Setup of wip/pepper:
==> flow/design.v (excerpt) <==
module hdmi
#(parameter FREQ=25200000, FS=48000, CTS=25200, N=6144)
 (
   input        I_CLK_PIXEL,
   input        I_RESET,      
   input [7:0]  I_R,
   input [7:0]  I_G,
   input [7:0]  I_B,
   input        I_BLANK,
   input        I_HSYNC,
   input        I_VSYNC,
   input        I_ASPECT_169,
   input        I_AUDIO_ENABLE,
   input [15:0] I_AUDIO_PCM_L,
   input [15:0] I_AUDIO_PCM_R,
   output [9:0] O_RED,    
   output [9:0] O_GREEN,  
   output [9:0] O_BLUE    
);
   wire [9:0]   red;
   wire [9:0]   green;
   wire [9:0]   blue;
   wire [9:0]   enc0out;
   wire [9:0]   enc1out;
   wire [9:0]   enc2out;
   wire [29:0]  tx_in;
   wire [3:0]   tmds_d;
   wire         data;
   wire [3:0]   dataPacket0;
   wire [3:0]   dataPacket1;
   wire [3:0]   dataPacket2;
   wire [39:0]  delayLineIn;
   wire [39:0]  delayLineOut;
   wire [7:0]   ROut;
   wire [7:0]   GOut;
   wire [7:0]   BOut;
   wire         hSyncOut;
   wire         vSyncOut;
   wire         vdeOut;
   wire         dataOut;
   wire [1:0]   vhSyncOut;
   reg          prevBlank;
   reg          prevData;
   wire [3:0]   dataPacket0Out;
   wire [3:0]   dataPacket1Out;
   wire [3:0]   dataPacket2Out;
   reg          ctl0;
   reg          ctl1;
   reg          ctl2;
   reg          ctl3;
   wire [1:0]   ctl_10;
   wire [1:0]   ctl_32;
   reg [2:0]    state;
   reg [10:0]   clockCounter;
   assign delayLineIn[39:32] = I_R;
   assign delayLineIn[31:24] = I_G;
   assign delayLineIn[23:16] = I_B;
   assign delayLineIn[15] = I_HSYNC;
   assign delayLineIn[14] = I_VSYNC;
   assign delayLineIn[13] = !I_BLANK;
   assign delayLineIn[12] = data;
   assign delayLineIn[11:8] = dataPacket0;
   assign delayLineIn[7:4] = dataPacket1;
   assign delayLineIn[3:0] = dataPacket2;
   assign ROut = delayLineOut[39:32];
   assign GOut = delayLineOut[31:24];
   assign BOut = delayLineOut[23:16];
   assign hSyncOut = delayLineOut[15];
   assign vSyncOut = delayLineOut[14];
   assign vdeOut = delayLineOut[13];
   assign dataOut = delayLineOut[12];
   assign dataPacket0Out = delayLineOut[11:8];
   assign dataPacket1Out = delayLineOut[7:4];
   assign dataPacket2Out = delayLineOut[3:0];
   assign vhSyncOut = {vSyncOut , hSyncOut};
  ...
Settings: LEC_CHECK=0, ABC_AREA=1, CAP_MARGIN=5, CELL_PAD_IN_SITES_DETAIL_PLACEMENT=0, CORE_MARGIN=2, CORE_UTILIZATION=70, CTS_CLUSTER_DIAMETER=378, CTS_CLUSTER_SIZE=16, GPL_TIMING_DRIVEN=1, MAX_ROUTING_LAYER=met5, MIN_ROUTING_LAYER=met1, PLACE_DENSITY_LB_ADDON=0.06, SETUP_SLACK_MARGIN=1.36, SLEW_MARGIN=20; clock period 5.01 ns.
run.sh (not shown) runs the stock make flow with config.mk's settings and CLKGATE_MAP_FILE=.
Completing all stages was not enough for wip/pepper: its layout failed the final checks because of setup timing.
Here is what was changed in the inputs of wip/amber compared with wip/pepper.
==> flow/config.mk <==
export PLATFORM = sky130hd
export DESIGN_NAME = hdmi
export DESIGN_NICKNAME = hdmi
export VERILOG_FILES = /design/flow/design.v
export SDC_FILE = /design/flow/constraint.sdc
export NUM_CORES = 4
export LEC_CHECK = 0
export ABC_AREA = 1
export CAP_MARGIN = 20
export CORE_MARGIN = 2
export CORE_UTILIZATION = 25
export CTS_CLUSTER_DIAMETER = 229
export HOLD_SLACK_MARGIN = 0.29
export MAX_ROUTING_LAYER = met5
export MIN_ROUTING_LAYER = met2
export SLEW_MARGIN = 20
==> flow/constraint.sdc <==
create_clock -name core_clock -period 10.0 [get_ports {I_CLK_PIXEL}]
set_input_delay 2.0000 -clock core_clock [delete_from_list [all_inputs] [get_ports {I_CLK_PIXEL}]]
set_output_delay 2.0000 -clock core_clock [all_outputs]
set_load 0.01 [all_outputs]
- wip/amber reached the final stage; the timing, DRC and antenna checks on its layout passed.
- Ran to the end and failed final checks on setup timing: wip/pepper.
- wip/amber vs. wip/pepper: global-route usage dropped 12 points; clock tree skew after final layout climbed 13 ps; total negative setup slack climbed 71890 ps.
- Cell count: wip/amber vs wip/pepper up about 23%
- Where first-pass GRT wire length is concerned, wip/pepper is better than wip/amber.
- Relative to wip/pepper, the area enclosed by the die boundary of wip/amber is higher by 180%.
Relative to wip/amber, the following input files were edited for wip/umber:
diff --git a/flow/config.mk b/flow/config.mk
--- a/flow/config.mk
+++ b/flow/config.mk
@@ -11,5 +11 @@
-export CORE_UTILIZATION = 25
-export CTS_CLUSTER_DIAMETER = 229
-export HOLD_SLACK_MARGIN = 0.29
-export MAX_ROUTING_LAYER = met5
-export MIN_ROUTING_LAYER = met2
+export CORE_UTILIZATION = 64
==> flow/constraint.sdc <==
create_clock -name core_clock -period 10.9 [get_ports {I_CLK_PIXEL}]
set_input_delay 2.1800 -clock core_clock [delete_from_list [all_inputs] [get_ports {I_CLK_PIXEL}]]
set_output_delay 2.1800 -clock core_clock [all_outputs]
set_load 0.01 [all_outputs]
Results
- Across wip/amber and wip/umber, the outcome is the same: a clean finish for every run.
- | clock-cell share of area | wip/amber vs wip/umber | ≈ equal |
- When wip/umber is set beside wip/amber, its post-detailed-routing wire length turns out to be about 10% smaller.
- Of wip/umber and wip/amber, it is wip/umber that has the lower total net switching power.
- wip/umber contains fewer vias than wip/amber.
- Taking wip/amber as the reference, in wip/umber part of the power in combinational logic decreased by 0.4 points relative to the old numbers, setup slack climbed 1080 ps.
Power figures rest on the tool's default switching activity, not on a simulated workload.
